## exp/fjord
==> flow/design.v (excerpt) <==
module router_top (
    input clock,
    input resetn,
    input packet_valid,
    input [7:0] data_in,
    input read_enb_0, read_enb_1, read_enb_2,
    output [7:0] data_out_0, data_out_1, data_out_2,
    output vld_out_0, vld_out_1, vld_out_2,
    output err,
    output busy
);
    wire [7:0] dout;
    wire [2:0] write_enb;
    wire [2:0] soft_reset;
    wire write_enb_reg;
    wire [2:0] read_enb;
    wire [2:0] empty;
    wire [2:0] full;
    wire lfd_state;
    wire detect_add;
    wire ld_state;
    wire laf_state;
    wire full_state;
    wire fifo_full;
    wire rst_int_reg;
    wire parity_done;
    wire low_packet_valid;
    assign read_enb = {read_enb_2, read_enb_1, read_enb_0};
    router_fsm FSM (.clock(clock), .resetn(resetn), .packet_valid(packet_valid), .data_in(data_in), .parity_done(parity_done), .soft_reset_0(soft_reset[0]), .soft_reset_1(soft_reset[1]), .soft_reset_2(soft_reset[2]), .fifo_full(fifo_full), .low_packet_valid(low_packet_valid), .fifo_empty_0(empty[0]), .fifo_empty_1(empty[1]), .fifo_empty_2(empty[2]), .detect_add(detect_add), .ld_state(ld_state), .laf_state(laf_state), .lfd_state(lfd_state), .full_state(full_state), .write_enb_reg(write_enb_reg), .rst_int_reg(rst_int_reg), .busy(busy));
    router_register REG (.clock(clock), .resetn(resetn), .packet_valid(packet_valid), .data_in(data_in), .fifo_full(fifo_full), .detect_add(detect_add), .ld_state(ld_state), .laf_state(laf_state), .full_state(full_state), .lfd_state(lfd_state), .rst_int_reg(rst_int_reg), .err(err), .parity_done(parity_done), .low_packet_valid(low_packet_valid), .dout(dout));
  ...
Size in the first run: ~2000 cells after synthesis, roughly 43 I/O pins, roughly 22000 sq um of cells after synthesis.
clock: 2.02 ns
lec_check: 0
abc_area: 1
cap_margin: 20
core_margin: 2
core_utilization: 72
cts_cluster_size: 31
place_density: 0.35
setup_slack_margin: 0.45
slew_margin: 20
run.sh (not shown) runs the stock make flow with config.mk's settings and CLKGATE_MAP_FILE=.
Although it ran to completion, exp/fjord produced a layout that fails the final checks because of setup timing.
Here is what was changed in the inputs of exp/raven compared with exp/fjord.
- ABC_AREA removed (was 1)
- SETUP_SLACK_MARGIN changed from 0.45 to -0.32
- PLACE_DENSITY removed (was 0.35)
- CORE_UTILIZATION changed from 72 to 57
- CTS_CLUSTER_SIZE removed (was 31)
- TNS_END_PERCENT newly set to 5
- the clock period (ns, I/O delays scaled along) changed from 2.02 to 4.58
==> comparison <==
Summary of exp/raven and exp/fjord: one run falls short of a clean finish, namely exp/fjord. Per the comparison of exp/raven with exp/fjord, peak supply drop went down 0.70 mV, fraction of area in clock buffers and inverters up 1.4 points, sequential share of cell area picked up an extra 6.5 points, post-synthesis cell count decreased 34%. Of exp/raven and exp/fjord, the lower cell count belongs to exp/raven. Looking at cell with the largest stage delay on the worst path, the sky130_fd_sc_hd__a21oi_1 result is from exp/raven; the sky130_fd_sc_hd__dfxtp_4 one comes from exp/fjord. Taking exp/fjord over exp/raven, the cell area ratio works out to 1.12. Going from exp/fjord to exp/raven, average wire per standard cell went down by 3.9%, worst hold margin fell by 0.074 ns, maximum frequency moved down, combinational power fell 86%.
Relative to exp/raven, the following input files were edited for exp/garnet:
- a change of CORE_UTILIZATION from 57 to 13
- a deleted SETUP_SLACK_MARGIN that had been -0.32
- a deleted TNS_END_PERCENT that had been 5
- a change of the clock period (ns, I/O delays scaled along) from 4.58 to 6.24
Findings:
- Summary of exp/garnet over exp/raven: power lower, leakage power figure +0.36%, placer's final routability congestion estimate shrank by 0.051.
- Between exp/garnet and exp/raven, number of buffers outside the clock class in the layout is higher for exp/raven, exp/garnet comes in under that.
- Share of the clock period used by the worst path after layout was higher in exp/raven than in exp/garnet.
For exp/amber, these inputs were changed with respect to exp/garnet:
- CELL_PAD_IN_SITES_GLOBAL_PLACEMENT newly set to 2
- CTS_CLUSTER_SIZE newly set to 96
- CORE_UTILIZATION changed from 13 to 40
- the clock period (ns, I/O delays scaled along) changed from 6.24 to 5.0
==> results <==
The overall routing resource usage in exp/amber sits 12 points above the value recorded for exp/garnet.
Compared with exp/garnet, in exp/amber final worst slack has decreased; cell area saw a decrease; floorplan utilization shows an increase of 27 points.

========
v49:
Starting RTL as in the previous note.
clock: 5.61 ns
lec_check: 0
abc_area: 1
cap_margin: 20
core_aspect_ratio: 0.57
core_margin: 3
core_utilization: 28
cts_cluster_size: 11
gpl_routability_driven: 0
min_routing_layer: met1
place_density: 0.59
setup_slack_margin: 1.15
slew_margin: 20
v49 closes out successfully: all stages finished, all timing, DRC and antenna checks passed.
Setup changes, v49 to v34
- removing MIN_ROUTING_LAYER (formerly met1)
- removing PLACE_DENSITY (formerly 0.59)
- removing SETUP_SLACK_MARGIN (formerly 1.15)
- changing CORE_UTILIZATION from 28 to 68
- changing CORE_MARGIN from 3 to 2
- removing CORE_ASPECT_RATIO (formerly 0.57)
- removing GPL_ROUTABILITY_DRIVEN (formerly 0)
- removing CTS_CLUSTER_SIZE (formerly 11)
- changing the clock period (ns, I/O delays scaled along) from 5.61 to 2.33
Results
Compared with v49, v34 shows a lower clock buffer count in the final layout.
On overall routing resource usage, the higher figure sits with v34, not v49.
[compare] base=v49 new=v34: post-layout instance area shows an increase of about 3%; total power of the final layout shows an increase of about 150%; share of cell area taken by flip-flops and latches shows a reduction of 1.5 points; setup slack shows a reduction of 2.22 ns.
In the metrics for v49 and v34, the one carrying the lower clock skew is v34.
v34 reports its cell type of the slowest stage on the worst timing path as sky130_fd_sc_hd__dfxtp_2 while v49 reports sky130_fd_sc_hd__clkdlybuf4s50_1.
Side by side, final period utilization turned out higher in v34 than in v49.
Between v49 and v34, the flow reports count of placed standard cells including taps decreasing by more than 10%.
The following lists how v36 was set up differently from v34:
- CORE_UTILIZATION: 68 -> 72
- CTS_CLUSTER_SIZE: unset -> 96
- the clock period (ns, I/O delays scaled along): 2.33 -> 1.98
### Flow results
Summary across v34 and v36: the single failing run is v36.
Min routed via count divided by cell count across v34 and v36: v34
As far as sequential cell count goes, v34 and v36 are indistinguishable; the numbers are identical.
v36 against v34: final hold slack comparable, post-cts sizing count now larger, total global routing track utilization now larger, register-to-register path setup slack now smaller.
Against v34, TritonCTS buffer count in v36 fell by a few percent.
Measured against each other, v34 and v36 differ in met1 usage in global routing, the lower figure coming from v34.
| total power after layout | v36 vs v34 | about 33% higher |
Relative to v34, number of global-route vias before repair has gone up in v36.
Changes in v19 relative to v36:
- CORE_UTILIZATION changed from 72 to 40
- ABC_AREA removed (was 1)
- CTS_CLUSTER_SIZE removed (was 96)
- the clock period (ns, I/O delays scaled along) changed from 1.98 to 2.15
Results
- Worst setup path startpoint: FIFO1.count[2] -> v36, FIFO0.count[3] -> v19
- Between v36 and v19, the core occupancy in the finished layout is higher for v36.
- Between v36 and v19, minimum setup slack after placement decreased.
- Re mux contribution to synthesized area: v36 and v19 aren't equal, and the lower value belongs to v36.
- Slowest stage cell on the critical path = sky130_fd_sc_hd__fa_2: v36; slowest stage cell on the critical path = sky130_fd_sc_hd__or4_4: v19
- Looking at cell count along the critical path across v36 and v19, the one that comes out lower is v19.
- When v19 is set beside v36, its post-layout worst setup margin turns out to be 0.042 ns larger.
- v19 completed end to end; final checks failed (setup timing).
- Sequential share of layout area for v19: 2.7 points up relative to v36
- v36 → v19: final design area excluding fillers down 1400 um2, net count of the mapped netlist moved down, clock network fraction of total power higher, maximum frequency -22 MHz.
- Post-cts resize count in v19 is 6 above v36.
diff inputs: v19 => v24
- TNS_END_PERCENT newly set to 5
- SETUP_SLACK_MARGIN newly set to -0.32
- CTS_CLUSTER_DIAMETER newly set to 338
- CORE_UTILIZATION changed from 40 to 65
- the clock period (ns, I/O delays scaled along) changed from 2.15 to 4.71
### Flow results
v24: count of buffers added by post-CTS timing repair for setup 10 below v19
Number of well-tap cells placed in v24 vs v19: down 246
Summary: with v19 as the reference, clock buffer count in the final layout in v24 moved down by a few percent.
For area occupied by multi-input gates, dividing the value from v19 by the value from v24 gives 1.06.
Cmp v19 and v24 / signed area change from the synthesized netlist to the final layout / higher: v19
As far as number of stages on the worst setup path goes, v24 and v19 are indistinguishable; the numbers are identical.
The final reports for v24 and v19 show routed wire length lower in the former.
v24 ran to completion and came out clean on the timing, DRC and antenna checks.
Sort v19 and v24 by net switching power desc -> top: v19
The required time of the critical path of v24 exceeds that of v19 by 2.51 ns.
## Diff of input files: v27 against v24
- a change of CORE_UTILIZATION from 65 to 40
- a deleted CTS_CLUSTER_DIAMETER that had been 338
- a deleted TNS_END_PERCENT that had been 5
- a deleted SETUP_SLACK_MARGIN that had been -0.32
- a change of the clock period (ns, I/O delays scaled along) from 4.71 to 3.57
Findings:
Against v24, core area in v27 rose by more than half. Die boundary height: v27 vs v24 up about 27%. On die size, v27 does worse than v24. Against v24, routed wire length on met2 in v27 rose by a few percent. Looking only at iteration count of the initial detailed-routing pass, and setting everything else aside, the lower value of v27 and v24 goes to v27. Compared with v24, v27 is hungrier on power. Setup WNS v24 -> v27: worse. Looking at area of all placed cells without fillers, v27 sits above v24. [compare] base=v24 new=v27: met3 routed wirelength dropped 73 um; flop share of the area decreased 1.4 points; global-route usage decreased by 9.2 points relative to the old numbers.

========
Setup of v46:
Starting RTL as in the previous note.
Settings: LEC_CHECK=0, CAP_MARGIN=10, CELL_PAD_IN_SITES_GLOBAL_PLACEMENT=0, CORE_MARGIN=2, CORE_UTILIZATION=72, CTS_CLUSTER_DIAMETER=352, CTS_CLUSTER_SIZE=44, GPL_TIMING_DRIVEN=1, MIN_ROUTING_LAYER=met1, SETUP_SLACK_MARGIN=-0.2, SLEW_MARGIN=20, TNS_END_PERCENT=95; clock period 2.05 ns.
v46 did not finish; a tool error ended it in clock tree synthesis.
The inputs of v47 differ from those of v46 as listed below.
--- a/flow/config.mk
+++ b/flow/config.mk
@@ -8,2 +8 @@
-export CAP_MARGIN = 10
-export CELL_PAD_IN_SITES_GLOBAL_PLACEMENT = 0
+export CAP_MARGIN = 20
@@ -12,4 +10,0 @@
-export CTS_CLUSTER_DIAMETER = 352
-export CTS_CLUSTER_SIZE = 44
-export GPL_TIMING_DRIVEN = 1
-export MIN_ROUTING_LAYER = met1
@@ -18 +12,0 @@
-export TNS_END_PERCENT = 95
==> flow/constraint.sdc <==
create_clock -name core_clock -period 1.98 [get_ports {clock}]
set_input_delay 0.3960 -clock core_clock [delete_from_list [all_inputs] [get_ports {clock}]]
set_output_delay 0.3960 -clock core_clock [all_outputs]
set_load 0.01 [all_outputs]
Findings:
- v47 had finished all stages when the layout checks came back failing, citing negative setup slack.
- v46 | ERROR | clock tree synthesis
- Looking at post-detailed-placement half-perimeter wirelength across both flows, v47 is the stronger of the two, with v46 trailing.
- Against v46 as the reference, v47 delivers a lower total cell area at the placement stage.
- v46 -> v47: chip area line of the yosys report delta 0, exact match
- v46 -> v47: post-synthesis adder-cell area fraction delta 0, exact match
## Diff of input files: v22 against v47
--- a/flow/config.mk
+++ b/flow/config.mk
@@ -10,2 +10 @@
-export CORE_UTILIZATION = 72
-export SETUP_SLACK_MARGIN = -0.2
+export CORE_UTILIZATION = 57
==> flow/constraint.sdc <==
create_clock -name core_clock -period 4.1 [get_ports {clock}]
set_input_delay 0.8200 -clock core_clock [delete_from_list [all_inputs] [get_ports {clock}]]
set_output_delay 0.8200 -clock core_clock [all_outputs]
set_load 0.01 [all_outputs]
==> comparison <==
v22 | stages: all done | timing, DRC, antenna: all pass. Of the two values seen for highest metal layer with signal wires, met4 was produced by v22 and met5 by v47. Peak supply drop: v22 < v47. From v47 to v22 the numbers moved as follows: number of hold-repair buffers added at the cts stage shows no meaningful change; design area shows a reduction of 2400 sq um; sum of routed wire length over all layers shows a reduction of 29000 microns.
The following lists how v53 was set up differently from v22:
--- a/flow/config.mk
+++ b/flow/config.mk
@@ -7,0 +8 @@
+export ABC_AREA = 1
@@ -10 +11,2 @@
-export CORE_UTILIZATION = 57
+export CORE_UTILIZATION = 70
+export CTS_CLUSTER_SIZE = 72
==> flow/constraint.sdc <==
create_clock -name core_clock -period 1.98 [get_ports {clock}]
set_input_delay 0.3960 -clock core_clock [delete_from_list [all_inputs] [get_ports {clock}]]
set_output_delay 0.3960 -clock core_clock [all_outputs]
set_load 0.01 [all_outputs]
### Flow results
- v53 ran in full, but the layout does not pass; the checks complain about negative setup slack.
- The final reports for v53 and v22 show delay of the slowest cell on the worst path lower in the former.
- v53 against v22: final period demand of the worst path went down; post-synthesis instance total went up; clock distribution power went up.
- Between v22 and v53, the cell count went up.
Inputs modified between v53 and v20:
--- a/flow/config.mk
+++ b/flow/config.mk
@@ -8 +8 @@
-export ABC_AREA = 1
+export ABC_AREA = 0
@@ -12 +12 @@
-export CTS_CLUSTER_SIZE = 72
+export SETUP_SLACK_MARGIN = 0.58
Results
v20: GRT-0232 in global routing -> run aborted. Compared with v53, v20 shows cell area after synthesis lower by about 4.4%. The number of placed instances with taps included in v53 is 1.4 times that in v20. Looking at total of cells resized after clock tree synthesis, v20 sits about 55% above v53. Simple-gate portion of the synthesized area was lower in the run labelled v20. On area of placed instances, the lower figure sits with v20, not v53. v20 ends up with a die boundary height that is about 2.2% lower than in v53.
Input-level comparison between v9 and v20:
--- a/flow/config.mk
+++ b/flow/config.mk
@@ -8 +8 @@
-export ABC_AREA = 0
+export ABC_AREA = 1
@@ -11,2 +11,3 @@
-export CORE_UTILIZATION = 70
-export SETUP_SLACK_MARGIN = 0.58
+export CORE_UTILIZATION = 72
+export CTS_CLUSTER_SIZE = 10
+export PLACE_DENSITY = 0.74
@@ -13,0 +15 @@
+export TNS_END_PERCENT = 5
[summary]
Delta (v9 minus v20): area inside the core boundary went up by 710 sq um; register area share after synthesis went down by 3.0 points; synthesized cell count went up by about 50%; number of nets at floorplan went up by 686.
The flow ran to completion for all of v20 and v9 but v20, which stopped partway.
Status(v20) = ERROR, stage = global routing
Of v20 and v9, the lower simple-gate share of the synthesized area belongs to v20.
Note that the HPWL reported at the end of detailed placement recorded for v9 amounts to 1.17 times the value seen in v20.
When the final numbers for v20 and v9 were put side by side, the die outline width turned out to be smaller in v20.
Lower compound-gate portion of the synthesized area goes to v20 over v9.
Proportion of synthesized area in mux cells (higher): v20
Compared with v20, v9 degrades area after synthesis.

========
## job 8802
router_top again, from the RTL that the note above started with.
Settings: LEC_CHECK=0, CAP_MARGIN=20, CELL_PAD_IN_SITES_GLOBAL_PLACEMENT=0, CORE_MARGIN=2, CORE_UTILIZATION=70, CTS_CLUSTER_DIAMETER=34, CTS_CLUSTER_SIZE=44, GPL_TIMING_DRIVEN=1, MIN_ROUTING_LAYER=met1, SETUP_SLACK_MARGIN=0.78, SLEW_MARGIN=20, TNS_END_PERCENT=95; clock period 2.75 ns.
Job 8802 terminated abnormally: global routing (5_1_grt) reported ODB-0269.
Modified inputs, job 5452 compared to job 8802
- changing SETUP_SLACK_MARGIN from 0.78 to 0.61
- changing CORE_UTILIZATION from 70 to 72
- setting PLACE_DENSITY_LB_ADDON to 0.01 for the first time
- changing CTS_CLUSTER_DIAMETER from 34 to 31
- changing the clock period (ns, I/O delays scaled along) from 2.75 to 2.68
==> results <==
- From the logs: job 5452 reached the end of the flow and failed the layout checks with setup timing.
- Per the comparison of job 5452 with job 8802, total cells reported by yosys after synthesis did not really move, multiplexer share of the synthesized area saw little to no change, die size now sits lower, count of placed standard cells including taps has decreased.
The inputs of job 1754 differ from those of job 5452 as listed below.
- removing CTS_CLUSTER_DIAMETER (formerly 31)
- removing MIN_ROUTING_LAYER (formerly met1)
- removing CTS_CLUSTER_SIZE (formerly 44)
- removing PLACE_DENSITY_LB_ADDON (formerly 0.01)
- removing GPL_TIMING_DRIVEN (formerly 1)
- removing TNS_END_PERCENT (formerly 95)
- removing CELL_PAD_IN_SITES_GLOBAL_PLACEMENT (formerly 0)
- changing SETUP_SLACK_MARGIN from 0.61 to -0.2
- changing the clock period (ns, I/O delays scaled along) from 2.68 to 2.07
- In the summary table, job 1754 is marked failed, with error DPL-0033 raised in global routing (5_1_grt).
- Comparing job 5452 against job 1754, there is no change at all in floorplan net count.
- From job 1754 to job 5452, share of synthesized area spent on multiplexers did not move at all.
- Between job 5452 and job 1754, instance count after placement with tap cells included is higher for job 1754, job 5452 comes in under that.
- Taking job 1754 over job 5452, the half-perimeter wire length of the detailed placement result ratio works out to 1.09.
- Any difference in number of standard-cell rows in the floorplan between job 5452 and job 1754 is small enough to ignore.
- Job 5452 -> job 1754: area fraction in xor and xnor cells delta 0, exact match
- When job 1754 is measured against job 5452, its number of buffers inserted by post-CTS setup repair turns out 9 lower.
- Final weighted congestion of routability-driven global placement: job 5452 vs job 1754, no meaningful difference
- Job 5452 -> job 1754: synthesized area delta 0, exact match
Modified inputs, job 646 compared to job 1754
- swapping -0.2 for 0.81 in SETUP_SLACK_MARGIN
- swapping 72 for 57 in CORE_UTILIZATION
- swapping 2.07 for 2.84 in the clock period (ns, I/O delays scaled along)
==> results <==
Job 646 vs. job 1754: number of placed cells counting well taps closely matched the old numbers, synthesized area per cell closely matched the old numbers, total cell area at the placement stage decreased by about 3.3% relative to the old numbers. Looking at job 646 and job 1754, the synthesized cell count is a wash. Summary of job 646 over job 1754: yosys-reported design area after synthesis essentially unchanged, CTS buffer count increased 3, die extent in y increased 21 um, die size increased 26%. Total number of placement rows (job 646 vs. job 1754) increases by more than 10%. The flow ran to completion for all of job 1754 and job 646 but job 1754, which stopped partway. Seen in the log of job 1754: DPL-0033 during global routing (5_1_grt), after which the run never completed. Between job 1754 and job 646, the flow reports die boundary width increasing by more than 10%. Between job 646 and job 1754, worst setup slack before clock tree synthesis is lower for job 1754, job 646 comes in above that.
Inputs modified between job 646 and job 4051:
- a change of CORE_UTILIZATION from 57 to 68
- an added CTS_CLUSTER_SIZE of 31
- an added ABC_AREA of 0
- a change of SETUP_SLACK_MARGIN from 0.81 to 0.58
- a change of the clock period (ns, I/O delays scaled along) from 2.84 to 1.98
### Flow results
- Job 646 finished every stage and its layout cleared the timing, DRC and antenna checks.
- Job 4051 completed end to end; final checks failed (setup timing).
- Vertical die size: job 4051 < job 646
- Worst hold-check slack ended up 14 ps higher on job 4051 than on job 646.
- The lower die outline width of job 646 and job 4051 is in job 4051.
- From job 646 to job 4051 the numbers moved as follows: part of the total power dissipated in sequential elements ~0 delta, area growth from synthesis to layout fell 4.6 points.
- As of job 4051, cell area had fallen by a few percent compared to job 646.
- The number of vias after detailed routing reported for job 4051 is greater than that of job 646 by 407.
- Summary of job 4051 over job 646: count of inserted tapcells went down 72; number of standard cells in the final layout excluding fillers went down about 4.5%; utilization went up 11 points.
- Against job 646, total length of routed wires in job 4051 rose slightly.
Changes in job 3927 relative to job 4051:
- CORE_UTILIZATION now 70, was 68
- PLACE_DENSITY_LB_ADDON now 0.01, previously not set
- ABC_AREA now 1, was 0
- SETUP_SLACK_MARGIN now 0.57, was 0.58
- HOLD_SLACK_MARGIN now 0.29, previously not set
- CTS_CLUSTER_SIZE now 72, was 31
### Flow results
- Ran to the end and failed final checks on setup timing: job 3927.
- Group drawing the most power: combinational logic -> job 3927, sequential cells -> job 4051
- For job 4051, the capturing instance or port of the critical path was FIFO1.count[4]$_SDFFE_PP0P_, unlike job 3927, where it was FIFO0.mem[14][1]$_DFFE_PP_.
- [job 3927] internal power component rose 2.8 mW relative to job 4051
- For the area fraction in mux cells, job 3927 came in 11 points lower than job 4051 did.
- Changes observed in job 3927 relative to job 4051: proportion of register bits with asynchronous set or reset after synthesis closely matched the old numbers, number of cell rows increased by 1.6% relative to the old numbers, fraction of the cycle the final worst path needs decreased by 10 points relative to the old numbers.
Power is estimated from default activity; no workload was simulated.
